==> inputs of run a <==
==> flow/design.v <==
module ALU (
  input  logic [31:0] A, B,
  input  logic [3:0] ALUOp,
  output logic [31:0] Result,
  output logic Zero, Carry, Overflow, Negative
);
  logic [32:0] tmp;
  always_comb begin
    tmp = 33'd0;
    Carry = 0;
    Overflow = 0;
    case (ALUOp)
      4'b0000: begin  
        tmp = A + B;
        Result = tmp[31:0];
        Carry = tmp[32];
        Overflow = (~A[31] & ~B[31] & Result[31]) | (A[31] & B[31] & ~Result[31]);
      end
      4'b0001: begin  
        tmp = A - B;
        Result = tmp[31:0];
        Carry = tmp[32];
        Overflow = (A[31] & ~B[31] & ~Result[31]) | (~A[31] & B[31] & Result[31]);
      end
      4'b0010: Result = A & B;
      4'b0011: Result = A | B;
      4'b0100: Result = A ^ B;
      4'b0101: Result = ~A;
      4'b0110: Result = ~B;
      4'b0111: Result = A << B[4:0];
      4'b1000: Result = A >> B[4:0];
      4'b1001: Result = $signed(A) >>> B[4:0];
      default: Result = 32'd0;
    endcase
    Zero = (Result == 0);
    Negative = Result[31];
  end
endmodule
module ALUControl(
  input  logic [6:0] funct7,
  input  logic [2:0] funct3,
  input  logic [6:0] opcode,
  output logic [3:0] ALUOp
);
  always_comb begin
    case (opcode)
      7'b0110011: begin  
        case ({funct7, funct3})
          10'b0000000_000: ALUOp = 4'b0000;  
          10'b0100000_000: ALUOp = 4'b0001;  
          10'b0000000_111: ALUOp = 4'b0010;  
          10'b0000000_110: ALUOp = 4'b0011;  
          10'b0000000_100: ALUOp = 4'b0100;  
          10'b0000000_001: ALUOp = 4'b0111;  
          10'b0000000_101: ALUOp = 4'b1000;  
          10'b0100000_101: ALUOp = 4'b1001;  
          default: ALUOp = 4'b1111;
        endcase
      end
      default: ALUOp = 4'b1111;
    endcase
  end
endmodule
module InstructionDecoder(
  input  logic [31:0] instruction,
  output logic [6:0]  opcode,
  output logic [4:0]  rd,
  output logic [2:0]  funct3,
  output logic [4:0]  rs1,
  output logic [4:0]  rs2,
  output logic [6:0]  funct7
);
  assign opcode = instruction[6:0];
  assign rd     = instruction[11:7];
  assign funct3 = instruction[14:12];
  assign rs1    = instruction[19:15];
  assign rs2    = instruction[24:20];
  assign funct7 = instruction[31:25];
endmodule
module ALU_Pipeline(
  input  logic clk, rst,
  input  logic [31:0] A_in, B_in,
  input  logic [31:0] instr_in,
  output logic [31:0] Result_out,
  output logic Zero_out, Carry_out, Overflow_out, Negative_out
);
  logic [31:0] A_reg, B_reg;
  logic [3:0]  ALUOp;
  logic [31:0] instr_reg;
  logic [6:0] opcode, funct7;
  logic [4:0] rd, rs1, rs2;
  logic [2:0] funct3;
  logic [31:0] Result_comb;
  logic Zero_comb, Carry_comb, Overflow_comb, Negative_comb;
  always_ff @(posedge clk or posedge rst) begin
    if (rst) begin
      A_reg <= 0;
      B_reg <= 0;
      instr_reg <= 0;
    end else begin
      A_reg <= A_in;
      B_reg <= B_in;
      instr_reg <= instr_in;
    end
  end
  InstructionDecoder decoder (
    .instruction(instr_reg),
    .opcode(opcode),
    .rd(rd),
    .funct3(funct3),
    .rs1(rs1),
    .rs2(rs2),
    .funct7(funct7)
  );
  ALUControl control (
    .opcode(opcode),
    .funct3(funct3),
    .funct7(funct7),
    .ALUOp(ALUOp)
  );
  ALU alu_inst (
    .A(A_reg),
    .B(B_reg),
    .ALUOp(ALUOp),
    .Result(Result_comb),
    .Zero(Zero_comb),
    .Carry(Carry_comb),
    .Overflow(Overflow_comb),
    .Negative(Negative_comb)
  );
  always_ff @(posedge clk or posedge rst) begin
    if (rst) begin
      Result_out <= 0;
      Zero_out <= 0;
      Carry_out <= 0;
      Overflow_out <= 0;
      Negative_out <= 0;
    end else begin
      Result_out <= Result_comb;
      Zero_out <= Zero_comb;
      Carry_out <= Carry_comb;
      Overflow_out <= Overflow_comb;
      Negative_out <= Negative_comb;
    end
  end
endmodule
==> flow/run.sh <==
#!/bin/bash
# the make line also repeats each setting of config.mk as NAME=value (left out here)
make -C /OpenROAD-flow-scripts/flow DESIGN_CONFIG=/design/flow/config.mk WORK_HOME=/design/flow/orfs CLKGATE_MAP_FILE= finish
==> flow/config.mk <==
export PLATFORM = sky130hd
export DESIGN_NAME = ALU_Pipeline
export DESIGN_NICKNAME = ALU_Pipeline
export VERILOG_FILES = /design/flow/design.v
export SDC_FILE = /design/flow/constraint.sdc
export NUM_CORES = 4
export LEC_CHECK = 0
export CAP_MARGIN = 20
export CORE_MARGIN = 2
export CORE_UTILIZATION = 58
export SETUP_SLACK_MARGIN = 0.93
export SLEW_MARGIN = 20
==> flow/constraint.sdc <==
create_clock -name core_clock -period 5.27 [get_ports {clk}]
set_input_delay 1.0540 -clock core_clock [delete_from_list [all_inputs] [get_ports {clk}]]
set_output_delay 1.0540 -clock core_clock [all_outputs]
set_load 0.01 [all_outputs]
==> run b (differences from run a) <==
Settings changed: CORE_UTILIZATION 58 to 50.
==> flow/constraint.sdc (replaced) <==
create_clock -name core_clock -period 3.33 [get_ports {clk}]
set_input_delay 0.6660 -clock core_clock [delete_from_list [all_inputs] [get_ports {clk}]]
set_output_delay 0.6660 -clock core_clock [all_outputs]
set_load 0.01 [all_outputs]
==> run c (differences from run a) <==
Settings changed: CORE_UTILIZATION 58 to 40, SETUP_SLACK_MARGIN 0.93 to default.
==> flow/constraint.sdc (replaced) <==
create_clock -name core_clock -period 5.97 [get_ports {clk}]
set_input_delay 1.1940 -clock core_clock [delete_from_list [all_inputs] [get_ports {clk}]]
set_output_delay 1.1940 -clock core_clock [all_outputs]
set_load 0.01 [all_outputs]
==> git commit body <==
Update PnR metrics after Yosys + OpenROAD run

- Result of the run: timing/DRC/antenna clean
- Power after layout: 2.93 mW
* Arrival time worst endpoint: 5850 ps
- Clock-pin slew of the registers on the worst-case setup and hold paths: 60 ps
- Power share of the sequential group: a little under a third
* Minimum clock period: 5480 ps
- Count of TritonRoute iterations in the first routing pass: 6
- OpenSTA lists the critical path startpoint as B_reg[0]$_DFF_PP0_.
- Per the OpenROAD power report, switching power amounts to 1.14 mW.
- The finished layout holds 2157 standard cells, fillers aside.
- Antenna violations before repair: 0
- CP max stage cell: dfrtp_2
- RSZ-0062 raised after global routing: false
the above is filed under run c

==> git commit body <==
Update PnR metrics after Yosys + OpenROAD run

* Slack of the critical path: -1640 ps
* Blocking Checks: negative setup slack
* Result of the run: failed layout checks
* Count of TritonRoute iterations in the first routing pass: 17
- The most critical setup path has its startpoint at B_reg[1]$_DFF_PP0_.
- Data on the critical path arrives at its endpoint at 5310 ps.
- Final setup violation count: 14
the above is filed under run b

==> git commit body <==
Update PnR metrics after Yosys + OpenROAD run

* Result of the run: timing/DRC/antenna clean
* Worst Setup SP: B_reg[2]$_DFF_PP0_
- Nets in the synthesized netlist: 1825
- The iteration count recorded for the first detailed-route pass is 7.
* Arrival time worst endpoint: 5220 ps
* Antenna violations before repair: 1
- Net Switching: 1.41 mW
- Per the layout area report, the sequential fraction of cell area is 17.6%.
- Summing internal, switching and leakage power gives 3.66 mW.
* Clock-pin slew of the registers on the worst-case setup and hold paths: 70 ps
- Count of clock tree sinks: approximately 120
- The first global-routing pass estimated 87700 um of wire.
* Power share of the sequential group: between 20% and 30%
the above is filed under run a


---

==> inputs of 04-27 <==
// ALU_Pipeline: RTL as listed in full above, without the edits since
export LEC_CHECK = 0
export CAP_MARGIN = 20
export CORE_MARGIN = 6
export CORE_UTILIZATION = 60
export CTS_CLUSTER_DIAMETER = 124
export CTS_CLUSTER_SIZE = 75
export GPL_ROUTABILITY_DRIVEN = 0
export MAX_ROUTING_LAYER = met4
export MIN_ROUTING_LAYER = met1
export PLACE_DENSITY = 0.36
export SLEW_MARGIN = 30
export TNS_END_PERCENT = 15
create_clock -name core_clock -period 8.49 [get_ports {clk}]
run.sh (not shown) runs the stock make flow with config.mk's settings and CLKGATE_MAP_FILE=.
==> inputs of 04-02, as changes to 04-27 <==
- CAP_MARGIN: 20 -> 25
- CELL_PAD_IN_SITES_GLOBAL_PLACEMENT: unset -> 0
- CORE_MARGIN: 6 -> 2
- CORE_UTILIZATION: 60 -> 34
- CTS_CLUSTER_DIAMETER: 124 -> 287
- CTS_CLUSTER_SIZE: 75 -> unset
- GPL_ROUTABILITY_DRIVEN: 0 -> unset
- MAX_ROUTING_LAYER: met4 -> unset
- MIN_ROUTING_LAYER: met1 -> unset
- PLACE_DENSITY: 0.36 -> unset
- PLACE_DENSITY_LB_ADDON: unset -> 0.14
- SETUP_SLACK_MARGIN: unset -> 0.96
- SLEW_MARGIN: 30 -> 20
- TNS_END_PERCENT: 15 -> 40
==> flow/constraint.sdc (replaced) <==
create_clock -name core_clock -period 7.02 [get_ports {clk}]
set_input_delay 1.4040 -clock core_clock [delete_from_list [all_inputs] [get_ports {clk}]]
set_output_delay 1.4040 -clock core_clock [all_outputs]
set_load 0.01 [all_outputs]
==> inputs of 01-06, as changes to 04-27 <==
- CAP_MARGIN: 20 -> 30
- CELL_PAD_IN_SITES_DETAIL_PLACEMENT: unset -> 2
- CELL_PAD_IN_SITES_GLOBAL_PLACEMENT: unset -> 3
- CORE_MARGIN: 6 -> 2
- CORE_UTILIZATION: 60 -> 29
- CTS_CLUSTER_DIAMETER: 124 -> 388
- CTS_CLUSTER_SIZE: 75 -> 61
- GPL_ROUTABILITY_DRIVEN: 0 -> unset
- MIN_ROUTING_LAYER: met1 -> met2
- PLACE_DENSITY: 0.36 -> unset
- SLEW_MARGIN: 30 -> 20
- TNS_END_PERCENT: 15 -> unset
==> flow/constraint.sdc (replaced) <==
create_clock -name core_clock -period 4.3 [get_ports {clk}]
set_input_delay 0.8600 -clock core_clock [delete_from_list [all_inputs] [get_ports {clk}]]
set_output_delay 0.8600 -clock core_clock [all_outputs]
set_load 0.01 [all_outputs]
==> impl_metrics.py <==
# Generated from Yosys and OpenROAD reports
metrics = {
    "status": {
        "outcome": "complete, but fails checks",
        "so.violations": "negative setup slack",
    },
    "min_path": {
        "hp-start": "A_in[20]",
    },
    "power": {
        "power_clock_uw": 1500,
    },
    "timing": {
        "setup_violations": 3,
        "finalWorstSetupSlack_ns": -0.701,
    },
    "grt": {
        "grt_pass1_wl_mm": 134,
    },
}
(the above is from 01-06)
==> impl_metrics.py <==
# Generated from Yosys and OpenROAD reports
metrics = {
    "status": {
        "outcome": "finished clean",
    },
    "timing": {
        "finalWorstSetupSlack_ns": 1.19,
        "setup_violations": 0,
    },
    "critical_path": {
        "reg2reg_to": "Zero_out",
    },
    "grt": {
        "grt_pass1_wl_mm": 92.8,
    },
    "power": {
        "power_leakage_uw": 0.00642,
    },
}
(the above is from 04-02)
==> impl_metrics.py <==
# Generated from Yosys and OpenROAD reports
metrics = {
    "power": {
        "power_clock_uw": 784,
    },
    "timing": {
        "finalWorstSetupSlack_ns": 2.30,
        "setup_violations": 0,
    },
    "status": {
        "outcome": "finished clean",
    },
    "grt": {
        "grt_pass1_wl_mm": 78.1,
    },
    "min_path": {
        "hp-start": "B_reg[31]",
    },
}
(the above is from 04-27)

---

==> exp/ember: inputs <==
// ALU_Pipeline: RTL as listed in full above, without the edits since
==> flow/config.mk <==
export PLATFORM = sky130hd
export DESIGN_NAME = ALU_Pipeline
export DESIGN_NICKNAME = ALU_Pipeline
export VERILOG_FILES = /design/flow/design.v
export SDC_FILE = /design/flow/constraint.sdc
export NUM_CORES = 4
export LEC_CHECK = 0
export CAP_MARGIN = 20
export CORE_MARGIN = 2
export CORE_UTILIZATION = 58
export CTS_CLUSTER_DIAMETER = 40
export CTS_CLUSTER_SIZE = 86
export SETUP_SLACK_MARGIN = 0.89
export SLEW_MARGIN = 20
export TNS_END_PERCENT = 5
==> flow/constraint.sdc <==
create_clock -name core_clock -period 3.57 [get_ports {clk}]
set_input_delay 0.7140 -clock core_clock [delete_from_list [all_inputs] [get_ports {clk}]]
set_output_delay 0.7140 -clock core_clock [all_outputs]
set_load 0.01 [all_outputs]
==> exp/delta (differences from exp/ember) <==
CAP_MARGIN = 30   (was 20)
CELL_PAD_IN_SITES_DETAIL_PLACEMENT = 2   (was default)
CELL_PAD_IN_SITES_GLOBAL_PLACEMENT = 3   (was default)
CORE_UTILIZATION = 29   (was 58)
CTS_CLUSTER_DIAMETER = 388   (was 40)
CTS_CLUSTER_SIZE = default   (was 86)
MAX_ROUTING_LAYER = met4   (was default)
MIN_ROUTING_LAYER = met2   (was default)
SETUP_SLACK_MARGIN = default   (was 0.89)
TNS_END_PERCENT = default   (was 5)
==> flow/constraint.sdc (replaced) <==
create_clock -name core_clock -period 7.0 [get_ports {clk}]
set_input_delay 1.4000 -clock core_clock [delete_from_list [all_inputs] [get_ports {clk}]]
set_output_delay 1.4000 -clock core_clock [all_outputs]
set_load 0.01 [all_outputs]
==> comparison table <==
	exp/delta	exp/ember
Yosys cell count	1627	1627
Die footprint	48100 µm²	24400 µm²
Die boundary height	219 µm	156 µm
Worst slack at placement	1.15 ns	-1.33 ns
Post-cts sizing count	0	131
Cell total after placement	2261	2459
Cell Area, Placed	15100 µm²	18800 µm²
Standard cell core area	45600 µm²	22700 µm²
Post-CTS Setup Inserts	0	4
Chip width	219 µm	156 µm
Global placement routability congestion	1.06	1.18
Syn. warnings	3	3
Site Rows	78	55
HPWL after DPL	59100 µm	50200 µm
Run status	timing/DRC/antenna clean	stopped before the end
Stage where the flow stopped	-	5_1_grt
Initial cell density of the core	29.5%	59.3%

---

==> inputs of v38 <==
// ALU_Pipeline: RTL as listed in full above, without the edits since
Settings: LEC_CHECK=0, ABC_AREA=1, CAP_MARGIN=25, CORE_ASPECT_RATIO=1.13, CORE_MARGIN=2, CORE_UTILIZATION=40, CTS_CLUSTER_DIAMETER=179, GPL_TIMING_DRIVEN=0, HOLD_SLACK_MARGIN=0.24, MAX_ROUTING_LAYER=met4, MIN_ROUTING_LAYER=met2, SETUP_SLACK_MARGIN=-0.07, SLEW_MARGIN=15, TNS_END_PERCENT=20; clock period 7.26 ns.
==> inputs of v9, as changes to v38 <==
- CAP_MARGIN: 25 -> 20
- CELL_PAD_IN_SITES_GLOBAL_PLACEMENT: default -> 0
- CORE_ASPECT_RATIO: 1.13 -> 1.19
- CORE_UTILIZATION: 40 -> 50
- CTS_CLUSTER_DIAMETER: 179 -> 332
- CTS_CLUSTER_SIZE: default -> 90
- HOLD_SLACK_MARGIN: 0.24 -> default
- MAX_ROUTING_LAYER: met4 -> default
- MIN_ROUTING_LAYER: met2 -> default
- PLACE_DENSITY: default -> 0.42
- SETUP_SLACK_MARGIN: -0.07 -> default
- SLEW_MARGIN: 15 -> 35
- TNS_END_PERCENT: 20 -> 5
==> flow/constraint.sdc (replaced) <==
create_clock -name core_clock -period 7.0 [get_ports {clk}]
set_input_delay 1.4000 -clock core_clock [delete_from_list [all_inputs] [get_ports {clk}]]
set_output_delay 1.4000 -clock core_clock [all_outputs]
set_load 0.01 [all_outputs]
==> inputs of v13, as changes to v38 <==
- ABC_AREA: 1 -> 0
- CAP_MARGIN: 25 -> 20
- CORE_ASPECT_RATIO: 1.13 -> default
- CORE_UTILIZATION: 40 -> 61
- CTS_CLUSTER_DIAMETER: 179 -> 124
- CTS_CLUSTER_SIZE: default -> 75
- GPL_ROUTABILITY_DRIVEN: default -> 0
- GPL_TIMING_DRIVEN: 0 -> default
- HOLD_SLACK_MARGIN: 0.24 -> default
- MIN_ROUTING_LAYER: met2 -> met1
- SETUP_SLACK_MARGIN: -0.07 -> 0.59
- SLEW_MARGIN: 15 -> 30
- TNS_END_PERCENT: 20 -> default
==> flow/constraint.sdc (replaced) <==
create_clock -name core_clock -period 3.34 [get_ports {clk}]
set_input_delay 0.6680 -clock core_clock [delete_from_list [all_inputs] [get_ports {clk}]]
set_output_delay 0.6680 -clock core_clock [all_outputs]
set_load 0.01 [all_outputs]
==> summary.txt <==
run results: Error=[ERROR GRT-0116] Global routing finished with congestion. Check the congestion regions in the DRC Viewer., Last stage=5_1_grt, post-CTS sizing=190, M3 GR Usage=72.8%, total die size=23300 µm², Post-synth top cells=nand2_1 (158), nor2_1 (141), a21oi_1 (125), dfrtp_1 (116), ha_1 (98), post-CTS setup buffer count=47, status=stopped before the end, instance area at placement=18800 µm², Core Density at Floorplan=61.9%, Mapped Nets=1825, Simple-Gate Area Share=17.2%
[end of results for v13]
==> summary.txt <==
run results: Yosys warnings=3, Simple-Gate Area Share=50.9%, Post-synth mux share=0%, Post-synth top cells=nand2_1 (888), nand3_1 (530), inv_1 (341), nor2_1 (308), dfrtp_1 (116), M3 GR Usage=88.0%, instance area at placement=17400 µm², Last stage=5_1_grt, total die size=40400 µm², Adders+Majority by Area=8.15%, Core Density at Floorplan=40.7%, post-CTS setup buffer count=0, Mapped Nets=2998, Error=[ERROR GRT-0116] Global routing finished with congestion. Check the congestion regions in the DRC Viewer., status=stopped before the end
[end of results for v38]
==> summary.txt <==
run metrics: Synth Seq Share=18.7%, Simple-Gate Area Share=50.9%, Layout Nets=3136, Core Density at Floorplan=50.7%, post-CTS sizing=0, Post-synth top cells=nand2_1 (888), nand3_1 (530), inv_1 (341), nor2_1 (308), dfrtp_1 (116), status=timing/DRC/antenna clean, max-cap violations=0, post-CTS setup buffer count=0, met2 Usage GRT=78.5%, Mapped Nets=2998, instance area at placement=17300 µm², M3 GR Usage=18.8%, total die size=32500 µm², Layout area overhead=14.8%
[end of results for v9]
Power and IR drop assume default switching activity.
